==> inputs of sierra <==
==> flow/design.v <==
module pg_0 (
    input logic a,
    input logic b,
    output logic p,
    output logic g
);
assign p = a ^ b;
assign g = a & b;
endmodule
module pg_1plus (
    input logic pi_cur,
    input logic gi_cur,
    input logic pi_prev,
    input logic gi_prev,
    output logic pout,
    output logic gout
);
assign pout = pi_cur & pi_prev;
assign gout = gi_cur | (pi_cur & gi_prev);
endmodule
module ks_add #(
    parameter N = 64
)
(
    input  logic         clk,
    input  logic         rstn_,
    input  logic         en,
    input  logic [N-1:0] a,
    input  logic [N-1:0] b,
    output logic [N-1:0] out
);
    localparam int stages = $clog2(N) + 1;
    function automatic integer log2_arr(input integer x);
        integer k;
        begin
            log2_arr = 0;
            for (k = 1; k < 31; k = k + 1)
                if (x >= (1 << k)) log2_arr = k;
        end
    endfunction
    genvar i;
    generate
        for (i = 0; i < stages; i++) begin : gen_pg
            logic [(N-(2**(i-1)))-1:0] g_reg_array;
            logic [(N-(2**(i-1)))-1:0] p_reg_array;
            logic [(N-(2**(i-1)))-1:0] p_out_array;
            logic [(N-(2**(i-1)))-1:0] g_out_array;
        end
    endgenerate
    genvar j;
    generate
        for (j = 0; j < stages; j++) begin : reg_assign
            always_ff @( posedge clk ) begin
                if ( !rstn_ ) begin
                    gen_pg[j].g_reg_array <= 0;
                    gen_pg[j].p_reg_array <= 0;
                end
                else if ( en ) begin
                    gen_pg[j].g_reg_array <= gen_pg[j].g_out_array;
                    gen_pg[j].p_reg_array <= gen_pg[j].p_out_array;
                end
                else begin
                    gen_pg[j].g_reg_array <= gen_pg[j].g_reg_array;
                    gen_pg[j].p_reg_array <= gen_pg[j].p_reg_array;
                end
            end
        end
    endgenerate
    genvar step;
    generate 
        for (i = 0; i < N; i++) begin
            pg_0 step0(a[i], b[i], gen_pg[0].p_out_array[i], gen_pg[0].g_out_array[i]);
        end
        for (step = 1; step <= stages; step++) begin
            for (i = 0; i < N-2**(step-1); i++) begin 
                if (step == 1) begin
                    pg_1plus stepn(gen_pg[0].p_reg_array[i+1],  
                                 gen_pg[0].g_reg_array[i+1], 
                                 gen_pg[0].p_reg_array[i], 
                                 gen_pg[0].g_reg_array[i], 
                                 gen_pg[step].p_out_array[i], 
                                 gen_pg[step].g_out_array[i]);
                end
                if (step > 1) begin
                    if (i==0) begin
                        pg_1plus stepn(gen_pg[step-1].p_reg_array[i+2**(step-2)],  
                                 gen_pg[step-1].g_reg_array[i+2**(step-2)], 
                                 gen_pg[0].p_reg_array[0], 
                                 gen_pg[0].g_reg_array[0], 
                                 gen_pg[step].p_out_array[0], 
                                 gen_pg[step].g_out_array[0]);
                    end
                    else if (i < 2**(step-2)) begin 
                        pg_1plus stepn(gen_pg[step-1].p_reg_array[i+2**(step-2)],                                         
                                 gen_pg[step-1].g_reg_array[i+2**(step-2)],                                            
                                 gen_pg[log2_arr(i)+1].p_reg_array[i-2**(log2_arr(i))], 
                                 gen_pg[log2_arr(i)+1].g_reg_array[i-2**(log2_arr(i))],
                                 gen_pg[step].p_out_array[i], 
                                 gen_pg[step].g_out_array[i]);
                    end
                    else begin  
                        pg_1plus stepn(gen_pg[step-1].p_reg_array[i+2**(step-2)],  
                                 gen_pg[step-1].g_reg_array[i+2**(step-2)], 
                                 gen_pg[step-1].p_reg_array[i-2**(step-2)], 
                                 gen_pg[step-1].g_reg_array[i-2**(step-2)], 
                                 gen_pg[step].p_out_array[i], 
                                 gen_pg[step].g_out_array[i]);
                    end
                end
            end
        end
    endgenerate
    generate
        for (i = 0; i < N; i++) begin
            if ( i==0 ) begin
                assign out[0] = gen_pg[0].p_reg_array[0];
            end
            else if ( i==1 ) begin
                assign out[1] = gen_pg[0].p_reg_array[1] ^ gen_pg[0].g_reg_array[0];
            end
            else if (i <= N/2) begin  
                assign out[i] = (gen_pg[0].p_reg_array[i]) ^ (gen_pg[log2_arr(i-1)+1].g_reg_array[(i-1)-2**log2_arr(i-1)]); 
            end
            else begin
                assign out[i] = gen_pg[0].p_reg_array[i] ^ gen_pg[stages-1].g_reg_array[(i-1)-(N/2)]; 
            end
        end
    endgenerate
endmodule
==> flow/run.sh <==
#!/bin/bash
# the make line also repeats each setting of config.mk as NAME=value (left out here)
make -C /OpenROAD-flow-scripts/flow DESIGN_CONFIG=/design/flow/config.mk WORK_HOME=/design/flow/orfs CLKGATE_MAP_FILE= finish
==> flow/config.mk <==
export PLATFORM = sky130hd
export DESIGN_NAME = ks_add
export DESIGN_NICKNAME = ks_add
export VERILOG_FILES = /design/flow/design.v
export SDC_FILE = /design/flow/constraint.sdc
export NUM_CORES = 4
export LEC_CHECK = 0
export CAP_MARGIN = 20
export CORE_MARGIN = 2
export CORE_UTILIZATION = 72
export CTS_CLUSTER_DIAMETER = 358
export CTS_CLUSTER_SIZE = 14
export HOLD_SLACK_MARGIN = -0.08
export MAX_ROUTING_LAYER = met4
export PLACE_DENSITY_LB_ADDON = 0.29
export SETUP_SLACK_MARGIN = -0.08
export SLEW_MARGIN = 20
export TNS_END_PERCENT = 30
==> flow/constraint.sdc <==
create_clock -name core_clock -period 1.07 [get_ports {clk}]
set_input_delay 0.2140 -clock core_clock [delete_from_list [all_inputs] [get_ports {clk}]]
set_output_delay 0.2140 -clock core_clock [all_outputs]
set_load 0.01 [all_outputs]
==> pepper: changes against sierra <==
Settings changed: MAX_ROUTING_LAYER met4 to not set, SETUP_SLACK_MARGIN -0.08 to -0.1.
==> delta: changes against sierra <==
Settings changed: CORE_UTILIZATION 72 to 40, CTS_CLUSTER_DIAMETER 358 to not set, CTS_CLUSTER_SIZE 14 to not set, HOLD_SLACK_MARGIN -0.08 to not set, MAX_ROUTING_LAYER met4 to not set, PLACE_DENSITY_LB_ADDON 0.29 to not set, SETUP_SLACK_MARGIN -0.08 to not set, TNS_END_PERCENT 30 to not set.
==> flow/constraint.sdc (replaced) <==
create_clock -name core_clock -period 1.93 [get_ports {clk}]
set_input_delay 0.3860 -clock core_clock [delete_from_list [all_inputs] [get_ports {clk}]]
set_output_delay 0.3860 -clock core_clock [all_outputs]
set_load 0.01 [all_outputs]
==> results.cfg <==
; physical design summary
[outcome]
status = complete, but fails checks
failed_checks = hold timing, setup timing

[placed_design]
place_area_mm2 = 0.03188

[timing]
holdWs_ns = -0.05827
finalSetupViolCount = 74
hold_violations = 7
setup_ws_ns = -0.5462

[critical_path]
rrSetupSlack_ns = -0.06
-- figures above: pepper

==> results.cfg <==
; physical design summary
[outcome]
failed_checks = setup timing
status = complete, but fails checks

[route]
drcViolationCount = 0

[timing]
setup_ws_ns = -0.5467
finalSetupViolCount = 77

[power_and_ir_drop]
powerComb_uw = 6250

[final_layout]
stdcell_count = 3829

[placed_design]
place_area_mm2 = 0.03185
-- figures above: sierra

==> results.cfg <==
; physical design summary
[placed_design]
place_area_mm2 = 0.03130

[critical_path]
rrSetupSlack_ns = 0.58

[outcome]
status = no timing/DRC/antenna violations

[timing]
holdWs_ns = 0.1706
hold_violations = 0
-- figures above: delta


* * *

==> run a: inputs <==
RTL: the design.v shown in full above, as it stands there.
make LEC_CHECK=0 CAP_MARGIN=20 CORE_MARGIN=2 CORE_UTILIZATION=72 PLACE_DENSITY=0.95 SETUP_SLACK_MARGIN=-0.03 SLEW_MARGIN=40 finish   # period 0.449 ns
run.sh (not shown) runs the stock make flow with config.mk's settings and CLKGATE_MAP_FILE=.
==> run b (differences from run a) <==
Settings changed: CTS_CLUSTER_DIAMETER set to 28, CTS_CLUSTER_SIZE set to 50, PLACE_DENSITY 0.95 to not set, PLACE_DENSITY_LB_ADDON set to 0.28, SETUP_SLACK_MARGIN -0.03 to 0.15, SLEW_MARGIN 40 to 20.
==> flow/constraint.sdc (replaced) <==
create_clock -name core_clock -period 1.12 [get_ports {clk}]
set_input_delay 0.2240 -clock core_clock [delete_from_list [all_inputs] [get_ports {clk}]]
set_output_delay 0.2240 -clock core_clock [all_outputs]
set_load 0.01 [all_outputs]
==> run c (differences from run a) <==
Settings changed: CORE_UTILIZATION 72 to 68, HOLD_SLACK_MARGIN set to -0.09, MAX_ROUTING_LAYER set to met4, PLACE_DENSITY 0.95 to not set, SETUP_SLACK_MARGIN -0.03 to not set, SLEW_MARGIN 40 to 20.
==> flow/constraint.sdc (replaced) <==
create_clock -name core_clock -period 1.71 [get_ports {clk}]
set_input_delay 0.3420 -clock core_clock [delete_from_list [all_inputs] [get_ports {clk}]]
set_output_delay 0.3420 -clock core_clock [all_outputs]
set_load 0.01 [all_outputs]
==> flow_metrics.tcl <==
# yosys + openroad results
set metrics [dict create \
    outcome "aborted with a tool error" \
    haltStage "clock tree synthesis" \
    error "[ERROR DPL-0038] Utilization greater than 100%, impossible to legalize" \
    die_area_um2 40600 \
    gp_congestion 0.9714 \
    pre_cts_slack_ps -969.6 \
    die_y_um 201.5 \
    placedCellCount 3818 \
    core_um2 38560 \
    floorplan.rows 72 \
]
(the above is from run a)
==> flow_metrics.tcl <==
# yosys + openroad results
set metrics [dict create \
    pre_cts_slack_ps -471.2 \
    haltStage "global routing" \
    die_area_um2 40600 \
    gp_congestion 0.9346 \
    error "[ERROR GRT-0116] Global routing finished with congestion. Check the congestion regions in the DRC Viewer." \
    outcome "aborted with a tool error" \
    die_y_um 201.5 \
    floorplan.rows 72 \
    cts-root-buf "sky130_fd_sc_hd__clkbuf_16" \
]
(the above is from run b)
==> flow_metrics.tcl <==
# flow metrics
set metrics [dict create \
    floorplan.rows 74 \
    pre_cts_slack_ps -257.3 \
    core_um2 40830 \
    outcome "complete, no violations" \
    die_y_um 207.2 \
    cts_clock_pin_slew_for_the_worst_setup_and_hold_paths_ps 60 \
    fill_cells 2483 \
    placedCellCount 3640 \
]
(the above is from run c)

* * *

==> cedar: inputs <==
RTL: the design.v shown in full above, as it stands there.
make LEC_CHECK=0 CAP_MARGIN=20 CELL_PAD_IN_SITES_DETAIL_PLACEMENT=1 CORE_MARGIN=2 CORE_UTILIZATION=40 CTS_CLUSTER_SIZE=20 MIN_ROUTING_LAYER=met2 PLACE_DENSITY=0.67 SLEW_MARGIN=20 finish   # period 2.0 ns
==> inputs of ember, as changes to cedar <==
Settings changed: CAP_MARGIN 20 to 5, CELL_PAD_IN_SITES_DETAIL_PLACEMENT 1 to unset, CORE_UTILIZATION 40 to 68, CTS_CLUSTER_SIZE 20 to 39, MIN_ROUTING_LAYER met2 to unset, PLACE_DENSITY 0.67 to 0.35, SETUP_SLACK_MARGIN set to 0.32.
==> flow/constraint.sdc (replaced) <==
create_clock -name core_clock -period 1.08 [get_ports {clk}]
set_input_delay 0.2160 -clock core_clock [delete_from_list [all_inputs] [get_ports {clk}]]
set_output_delay 0.2160 -clock core_clock [all_outputs]
set_load 0.01 [all_outputs]
==> inputs of amber, as changes to cedar <==
Settings changed: CELL_PAD_IN_SITES_DETAIL_PLACEMENT 1 to unset, CORE_UTILIZATION 40 to 72, CTS_CLUSTER_DIAMETER set to 53, CTS_CLUSTER_SIZE 20 to 14, HOLD_SLACK_MARGIN set to -0.1, MIN_ROUTING_LAYER met2 to unset, PLACE_DENSITY 0.67 to unset, PLACE_DENSITY_LB_ADDON set to 0.28.
==> flow/constraint.sdc (replaced) <==
create_clock -name core_clock -period 1.48 [get_ports {clk}]
set_input_delay 0.2960 -clock core_clock [delete_from_list [all_inputs] [get_ports {clk}]]
set_output_delay 0.2960 -clock core_clock [all_outputs]
set_load 0.01 [all_outputs]
==> inputs of fjord, as changes to cedar <==
Settings changed: CELL_PAD_IN_SITES_DETAIL_PLACEMENT 1 to unset, CTS_CLUSTER_SIZE 20 to unset, MIN_ROUTING_LAYER met2 to unset, PLACE_DENSITY 0.67 to unset.
==> run notes <==
flow finished, numbers: status=failed layout checks, Layout Check Fails=negative setup slack, met1 Resource Use GR=52.8%, hold path depth=2, fin util=90.0%, Final WS setup=-0.582 ns, CTS Buf Count=70, Post-DP Area=31900 µm², Detailed Route WL=105000 µm, final setup fails=74, critical-path cell list=xor2_1 -> buf_2, CLK BUF=102, end of the worst hold path=gen_pg[5].p_reg_array[16]$_SDFFE_PN0P_, internal power=44.2 mW, Sequential Area=14300 µm², 1st-iter DRT viols=4039, fraction of cell area in non-clock buffers=13.5%, Pre-antenna DRT Iters=9, total track usage=40.1%
That was ember.
==> run notes <==
flow finished, numbers: final setup fails=1, end of the worst hold path=gen_pg[1].g_reg_array[22]$_SDFFE_PN0P_, Synth Area in Simple Gates=13.0%, 1st-iter DRT viols=7194, Pre-antenna DRT Iters=14, HP Class=primary input to flop, CLK BUF=109, status=failed layout checks, fin util=48.8%, Sequential Area=14000 µm², Final WS setup=-0.0459 ns, fraction of cell area in non-clock buffers=9.54%, total track usage=39.6%, Yosys cell types=17, Layout Check Fails=negative setup slack, hold path depth=3, CTS Buf Count=76, Post-DP Area=31300 µm², Detailed Route WL=97200 µm, WP buf/inv=1
That was cedar.
==> run notes <==
flow finished, numbers: status=failed layout checks, Layout Check Fails=negative setup slack, NetSw=9.72 mW, fraction of cell area in non-clock buffers=11.1%, final setup fails=63, Detailed Route WL=85000 µm, 1st-iter DRT viols=2680, Pre-antenna DRT Iters=6, internal power=28.7 mW, fin util=85.7%, Post-Route Setup TNS=-6.70 ns, total track usage=40.9%, hold path depth=3, inverter count=0, met1 Resource Use GR=51.7%, Synth warnings=1, Final WS setup=-0.208 ns, end of the worst hold path=gen_pg[3].g_reg_array[36]$_SDFFE_PN0P_, critical-path cell list=ha_4 -> buf_6, Post-DP Area=31300 µm²
That was amber.
==> run notes <==
flow finished, numbers: CLK BUF=117, Final WS setup=0.0598 ns, total track usage=21.4%, internal power=24.3 mW, Seq pwr share=46.8%, status=complete, no violations, fraction of cell area in non-clock buffers=8.97%, EDFF count, synth=0, Pre-antenna DRT Iters=6, 1st-iter DRT viols=1433, met1 Resource Use GR=28.5%, fill cell count=6543, critical-path cell list=xor2_1 -> dlygate4sd2_1, final setup fails=0, Comb power=2.78 mW, fin util=48.4%
That was fjord.

* * *

==> inputs of 04-23 <==
Starts from the design.v that is shown in full above.
clock: 2.0 ns
lec_check: 0
abc_area: 1
cap_margin: 30
cell_pad_in_sites_detail_placement: 1
cell_pad_in_sites_global_placement: 2
core_aspect_ratio: 0.54
core_margin: 2
core_utilization: 40
cts_cluster_diameter: 274
cts_cluster_size: 20
max_routing_layer: met4
min_routing_layer: met1
place_density: 0.67
slew_margin: 35
==> 09-27 (differences from 04-23) <==
Settings changed: ABC_AREA 1 to unset, CAP_MARGIN 30 to 20, CELL_PAD_IN_SITES_DETAIL_PLACEMENT 1 to unset, CELL_PAD_IN_SITES_GLOBAL_PLACEMENT 2 to unset, CORE_ASPECT_RATIO 0.54 to unset, CORE_UTILIZATION 40 to 72, CTS_CLUSTER_DIAMETER 274 to unset, CTS_CLUSTER_SIZE 20 to unset, HOLD_SLACK_MARGIN set to -0.09, MIN_ROUTING_LAYER met1 to unset, PLACE_DENSITY 0.67 to unset, SLEW_MARGIN 35 to 20.
==> flow/constraint.sdc (replaced) <==
create_clock -name core_clock -period 1.42 [get_ports {clk}]
set_input_delay 0.2840 -clock core_clock [delete_from_list [all_inputs] [get_ports {clk}]]
set_output_delay 0.2840 -clock core_clock [all_outputs]
set_load 0.01 [all_outputs]
==> 07-07 (differences from 04-23) <==
Settings changed: ABC_AREA 1 to 0, CAP_MARGIN 30 to 35, CELL_PAD_IN_SITES_DETAIL_PLACEMENT 1 to unset, CELL_PAD_IN_SITES_GLOBAL_PLACEMENT 2 to 0, CORE_ASPECT_RATIO 0.54 to 1.35, CORE_UTILIZATION 40 to 23, CTS_CLUSTER_DIAMETER 274 to 181, CTS_CLUSTER_SIZE 20 to unset, HOLD_SLACK_MARGIN set to 0.11, MIN_ROUTING_LAYER met1 to met2, PLACE_DENSITY 0.67 to unset, PLACE_DENSITY_LB_ADDON set to 0.15, SETUP_SLACK_MARGIN set to 0.27, SLEW_MARGIN 35 to 20, TNS_END_PERCENT set to 90.
==> flow/constraint.sdc (replaced) <==
create_clock -name core_clock -period 1.57 [get_ports {clk}]
set_input_delay 0.3140 -clock core_clock [delete_from_list [all_inputs] [get_ports {clk}]]
set_output_delay 0.3140 -clock core_clock [all_outputs]
set_load 0.01 [all_outputs]
==> qor summary <==
quantity                                                                                       04-23                     07-07                     09-27
Power share of the clock group                                                                 0.316                     0.461                     0.422
Buffer count excluding the clock tree in the final layout                                        325                       450                       425
Power share of the combinational group                                                         0.118                     0.100                     0.110
Relative slew slack                                                                            0.537                     0.652                     0.561
Wire length per cell                                                                         21.7 um                   20.6 um                   25.7 um
Chip area in the Yosys report                                                             28600 um^2                28100 um^2                28100 um^2
Starting DRT DRC Count                                                                          2232                      3302                      4273
Met3 layer wire length in the routed design                                                  5390 um                  42100 um                  12800 um
Aggregate negative setup slack                                                                  0 ns                  -3.74 ns                 -10.63 ns
Number of placed instances, taps included                                                       4830                      4797                      3699
Synthesized net count                                                                           4002                      3194                      3194
Count leader, synth                                                                          nand2_1                   dfxtp_1                   dfxtp_1
Run status                                                                   complete, no violations  finished with violations  finished with violations
Violated checks                                                                                    -              setup timing              setup timing
Post-synthesis cell count                                                                       3807                      2999                      2999
Number of clock buffer instances in the layout                                                    41                       118                        98
Comb area share                                                                                0.378                     0.364                     0.384
Switching part of the total power                                                              0.276                     0.262                     0.255
Hold Buf Count CTS                                                                                 0                         4                         0
Critical path's slowest cell                                                                 dfxtp_4                   dfxtp_4                   dfxtp_2
Clock edge transition at the registers on the reported setup and hold paths                  0.09 ns                   0.06 ns                   0.06 ns
Setup repair after global routing missed its margin                                            false                      true                      true
Final setup margin                                                                         0.0476 ns                 -0.161 ns                 -0.320 ns
Power is estimated from default activity; no workload was simulated.
